Design mul, start of the top module:
module mul(
    input  wire        clk,
    input  wire        rst,
    input  wire [63:0] lm,
    input  wire [63:0] rm,
    input  wire [1:0]  Data_type,
    output reg  [19:0] mul_out
);
For scale: roughly 160 flip-flops, about 150 I/O pins, roughly 0.046 mm^2 of cells after synthesis.
make LEC_CHECK=0 CAP_MARGIN=20 CORE_ASPECT_RATIO=0.5 CORE_MARGIN=7 CORE_UTILIZATION=60 CTS_CLUSTER_DIAMETER=293 CTS_CLUSTER_SIZE=99 HOLD_SLACK_MARGIN=-0.09 PLACE_DENSITY=0.76 SLEW_MARGIN=20 TNS_END_PERCENT=20 finish   # period 6.5 ns
run.sh (not shown) runs the stock make flow with config.mk's settings and CLKGATE_MAP_FILE=.
The starting point passed the timing, DRC and antenna checks.
Rerun with:
- CORE_MARGIN: 7 -> 2
- PLACE_DENSITY: 0.76 -> unset
What happened: Cell area is higher by 0.39%. Global-route usage is higher by 3.4 points. Via count is higher by 0.88%. Setup slack improved by 0.079 ns. Total power is higher by 2.0%. Routed wire length is about the same. Hold slack got worse by 0.0045 ns. Clock skew is about the same. Count of clock-buffer cells in the layout is unchanged. Sequential power hardly moves.
Rerun with:
- CELL_PAD_IN_SITES_DETAIL_PLACEMENT: unset -> 2
- CORE_ASPECT_RATIO: 0.5 -> unset
- CORE_UTILIZATION: 60 -> 40
- CTS_CLUSTER_DIAMETER: 293 -> unset
- CTS_CLUSTER_SIZE: 99 -> unset
- GPL_ROUTABILITY_DRIVEN: unset -> 0
- HOLD_SLACK_MARGIN: -0.09 -> 0.16
- MAX_ROUTING_LAYER: unset -> met4
- PLACE_DENSITY: unset -> 0.58
- TNS_END_PERCENT: 20 -> 5
After rerunning:
- Now the flow ended with an error in global routing (GRT-0232)
- die area went up by about 50%
- area after synthesis stays the same
- synthesized cell count is unchanged

* * *

mul again, from the RTL that the note above started with.
clock: 1.75 ns
lec_check: 0
abc_area: 1
cap_margin: 20
core_margin: 2
core_utilization: 72
cts_cluster_diameter: 227
cts_cluster_size: 15
gpl_routability_driven: 0
hold_slack_margin: 0.29
place_density_lb_addon: 0.01
setup_slack_margin: 0.51
slew_margin: 40
The starting point stopped in detailed placement with DPL-0038.
Change:
- ABC_AREA: 1 -> unset
- CORE_UTILIZATION: 72 -> 66
- CTS_CLUSTER_DIAMETER: 227 -> unset
- CTS_CLUSTER_SIZE: 15 -> unset
- GPL_ROUTABILITY_DRIVEN: 0 -> unset
- HOLD_SLACK_MARGIN: 0.29 -> unset
- PLACE_DENSITY_LB_ADDON: 0.01 -> unset
- SETUP_SLACK_MARGIN: 0.51 -> unset
- SLEW_MARGIN: 40 -> 20
- clock period: 1.75 -> 5.32 ns (I/O delays scaled with it)
With this change the flow ran to the end with violations: setup timing.
Area after synthesis climbs by 7.5%.
Die area came out higher by 17%.
Synthesized cell count shrinks by 1.2%.
Change:
- CORE_UTILIZATION: 66 -> 27
- clock period: 5.32 -> 10.2 ns (I/O delays scaled with it)
What happened: The new run ran to the end with no violations; worst setup slack gets better by 2.8 ns; wire length fell by 21%; sequential power fell by 53%; critical path depth rose by 1; via count fell by 21%; total power fell by 62%; non-clock buffer count fell by 1322; area after synthesis stays the same.
Change:
- CORE_UTILIZATION: 27 -> 66
- SETUP_SLACK_MARGIN: unset -> -0.35
- clock period: 10.2 -> 5.11 ns (I/O delays scaled with it)
Result:
- The changed run finished but fails on setup timing
- non-clock buffer count rises by 1389
- clock skew barely changes
- global-route usage rises by 31 points
- worst hold slack is worse by 0.19 ns
- synthesized area is unchanged
- flip-flop count does not change
- synthesized cell count stays the same
- final area rises by 20%
- worst setup slack is worse by 3.1 ns

* * *

Setup of v25:
Starting RTL as in the previous note.
==> flow/design.v (excerpt) <==
module mul(
    input  wire        clk,
    input  wire        rst,
    input  wire [63:0] lm,
    input  wire [63:0] rm,
    input  wire [1:0]  Data_type,
    output reg  [19:0] mul_out
);
wire is_8;
wire is_exp4;
wire is_ternary;
assign is_8 = Data_type==2'b11 || Data_type==2'b00; 
assign lm_is_int8 = Data_type==2'b11;
assign is_exp4 = Data_type==2'b10;
assign is_ternary = Data_type==2'b01;
wire [8:0] lms_0;
wire [8:0] lms_1;
wire [8:0] lms_2;
wire [8:0] lms_3;
wire [8:0] lms_4;
wire [8:0] lms_5;
wire [8:0] lms_6;
wire [8:0] lms_7;
wire [7:0] rm8_0;
wire [7:0] rm8_1;
wire [7:0] rm8_2;
wire [7:0] rm8_3;
wire [7:0] rm8_4;
wire [7:0] rm8_5;
wire [7:0] rm8_6;
wire [7:0] rm8_7;
wire [16:0] mul_int8_0;
wire [16:0] mul_int8_1;
wire [16:0] mul_int8_2;
wire [16:0] mul_int8_3;
wire [16:0] mul_int8_4;
wire [16:0] mul_int8_5;
wire [16:0] mul_int8_6;
wire [16:0] mul_int8_7;
assign lms_0 = !is_8 ? 9'd0 : lm_is_int8 ? {lm[7 ],lm[7 :0 ]} : {1'b0,lm[7 :0 ]};
assign lms_1 = !is_8 ? 9'd0 : lm_is_int8 ? {lm[15],lm[15:8 ]} : {1'b0,lm[15:8 ]};
assign lms_2 = !is_8 ? 9'd0 : lm_is_int8 ? {lm[23],lm[23:16]} : {1'b0,lm[23:16]};
assign lms_3 = !is_8 ? 9'd0 : lm_is_int8 ? {lm[31],lm[31:24]} : {1'b0,lm[31:24]};
assign lms_4 = !is_8 ? 9'd0 : lm_is_int8 ? {lm[39],lm[39:32]} : {1'b0,lm[39:32]};
assign lms_5 = !is_8 ? 9'd0 : lm_is_int8 ? {lm[47],lm[47:40]} : {1'b0,lm[47:40]};
assign lms_6 = !is_8 ? 9'd0 : lm_is_int8 ? {lm[55],lm[55:48]} : {1'b0,lm[55:48]};
assign lms_7 = !is_8 ? 9'd0 : lm_is_int8 ? {lm[63],lm[63:56]} : {1'b0,lm[63:56]};
  ...
==> flow/config.mk <==
export PLATFORM = sky130hd
export DESIGN_NAME = mul
export DESIGN_NICKNAME = mul
export VERILOG_FILES = /design/flow/design.v
export SDC_FILE = /design/flow/constraint.sdc
export NUM_CORES = 4
export LEC_CHECK = 0
export CAP_MARGIN = 35
export CORE_ASPECT_RATIO = 0.5
export CORE_MARGIN = 10
export CORE_UTILIZATION = 65
export CTS_CLUSTER_DIAMETER = 245
export CTS_CLUSTER_SIZE = 95
export MAX_ROUTING_LAYER = met4
export PLACE_DENSITY = 0.76
export SLEW_MARGIN = 20
export TNS_END_PERCENT = 5
==> flow/constraint.sdc <==
create_clock -name core_clock -period 6.5 [get_ports {clk}]
set_input_delay 1.3000 -clock core_clock [delete_from_list [all_inputs] [get_ports {clk}]]
set_output_delay 1.3000 -clock core_clock [all_outputs]
set_load 0.01 [all_outputs]
v25: full flow OK, the timing, DRC and antenna checks passed
diff inputs: v25 => v26
- changing CORE_UTILIZATION from 65 to 26
- setting CELL_PAD_IN_SITES_GLOBAL_PLACEMENT to 1 for the first time
- setting CELL_PAD_IN_SITES_DETAIL_PLACEMENT to 2 for the first time
- removing CORE_ASPECT_RATIO (formerly 0.5)
- changing CORE_MARGIN from 10 to 4
- setting GPL_ROUTABILITY_DRIVEN to 0 for the first time
- changing CAP_MARGIN from 35 to 20
- removing CTS_CLUSTER_SIZE (formerly 95)
- changing PLACE_DENSITY from 0.76 to 0.66
- removing CTS_CLUSTER_DIAMETER (formerly 245)
- setting SETUP_SLACK_MARGIN to 1.17 for the first time
- setting HOLD_SLACK_MARGIN to 0.16 for the first time
Findings:
What the final checks of v26 revealed, after a flow that finished every stage, was a layout that fails on negative setup slack. Going from v25 to v26, combined global-route utilization of all metal layers -9.4 points, total antenna diodes in the routed design grew by 47, wire length on met2 went up, register-to-register slack now sits lower, clock period minus worst slack now sits higher. Total power (v26 vs. v25) increases by more than half.
## Diff of input files: v24 against v26
- CTS_CLUSTER_DIAMETER now 293, previously not set
- CORE_MARGIN now 2, was 4
- CORE_UTILIZATION now 34, was 26
- CELL_PAD_IN_SITES_GLOBAL_PLACEMENT no longer set, was 1
- SETUP_SLACK_MARGIN no longer set, was 1.17
- CELL_PAD_IN_SITES_DETAIL_PLACEMENT no longer set, was 2
- MAX_ROUTING_LAYER no longer set, was met4
- HOLD_SLACK_MARGIN now -0.09, was 0.16
- PLACE_DENSITY no longer set, was 0.66
- TNS_END_PERCENT no longer set, was 5
- GPL_ROUTABILITY_DRIVEN no longer set, was 0
- CTS_CLUSTER_SIZE now 99, previously not set
==> results <==
- v24 reached the end of the flow, and the finished layout is clean on the timing, DRC and antenna checks.
- v24 vs. v26: number of antenna violations at the first check in global routing now smaller; total non-filler cell area in the finished layout now smaller; width of the die now smaller; switching power as a share of total power now smaller.
- Area after synthesis: v26 vs v24 — no meaningful difference
- Topmost layer with routed signal wires: met5 -> v24, met4 -> v26
- Hold slack for v24: 0.16 ns down relative to v26

* * *

## run A
mul again, from the RTL that the note above started with.
export LEC_CHECK = 0
export CAP_MARGIN = 20
export CORE_MARGIN = 2
export CORE_UTILIZATION = 71
export CTS_CLUSTER_SIZE = 36
export PLACE_DENSITY = 0.65
export SLEW_MARGIN = 20
create_clock -name core_clock -period 5.32 [get_ports {clk}]
Run A did not finish; the tool stopped in 5_1_grt with error GRT-0232.
Inputs modified between run A and run B:
Settings: a deleted PLACE_DENSITY that had been 0.65; a change of CTS_CLUSTER_SIZE from 36 to 37; a change of CORE_UTILIZATION from 71 to 57; a change of the clock period (ns, I/O delays scaled along) from 5.32 to 5.12.
--- outcome ---
Summary of the comparison: estimated wirelength of the detail-placed design is lower in run B, relative to run A.
Run B reports a lower post-CTS setup-driven buffer insertion count than run A does.
| vertical extent of the die | higher: run B |
The cell count after placement of run B exceeds that of run A by 409.
Comparing run A against run B, there is no change at all in post-synthesis instance area.
Weighted congestion at the end of routability-driven global placement of run B falls short of that of run A by a few percent.
The flow for run B finished, though final verification flagged setup timing.
Changes in run C relative to run B:
Settings: clearing CTS_CLUSTER_SIZE, which used to be 37; swapping 57 for 40 in CORE_UTILIZATION; swapping 5.12 for 6.26 in the clock period (ns, I/O delays scaled along).
### Flow results
Going from run B to run C, register-to-register path setup slack grows by 1260 ps.
| worst setup slack after placement | run C vs run B | better |
Run C | status: complete | timing, DRC, antenna: pass
Summary of run C over run B: leakage component of the power now smaller, relative contribution of the clock network to total power now larger, proportion of power drawn by flip-flops and latches now larger, detailed-route vias per instance now smaller, setup slack now larger.
Modified inputs, run D compared to run C
Settings: CTS_CLUSTER_SIZE now 39, previously not set; PLACE_DENSITY now 0.65, previously not set; CORE_UTILIZATION now 71, was 40; the clock period (ns, I/O delays scaled along) now 5.32, was 6.26.
--- outcome ---
Compared with run C, in run D number of placed instances with taps included now smaller; share of synthesized cell area in and-or and or-and compound cells comparable.
Floorplan die area, run D vs run C: down by more than a quarter
Run D never completed; the flow aborted with a tool error in 5_1_grt.
[inputs] run E vs run D
Settings: CTS_CLUSTER_SIZE no longer set, was 39; CORE_UTILIZATION now 69, was 71; PLACE_DENSITY no longer set, was 0.65; the clock period (ns, I/O delays scaled along) now 6.26, was 5.32.
Results
- Per the comparison of run E with run D, die extent in x now sits higher, post-synthesis compound-gate area fraction about even.
- Number of instances resized during post-cts repair sits lower in run E than in run D.
- Between run E and run D, it is run E whose half-perimeter wire length after detailed placement is lower, by 14%.
- Re buffer depth of the longest clock path: no difference whatsoever between run E and run D.
- Re floorplan core area: run D and run E aren't equal, and the higher value belongs to run E.
- Run E went all the way through synthesis, placement and routing and the layout is clean on timing, DRC and antenna.
- Post-placement worst setup slack is higher on run E
- The lower core utilization before placement of run D and run E is in run E.
#### Input delta (run F over run E)
Settings: setting PLACE_DENSITY to 0.65 for the first time; changing CORE_UTILIZATION from 69 to 72; setting CTS_CLUSTER_SIZE to 33 for the first time; changing the clock period (ns, I/O delays scaled along) from 6.26 to 5.32.
Notes after the runs:
Comparing run F against run E, there is no change at all in area fraction in mux cells. Taking run E as the reference, in run F count of instances resized after the clock tree is built moved up, global placement routability congestion moved up. For run F, the flow was terminated by a tool error in 5_1_grt and produced no final design. Run E -> run F: register area share after synthesis delta 0, exact match.
Power figures rest on the tool's default switching activity, not on a simulated workload.
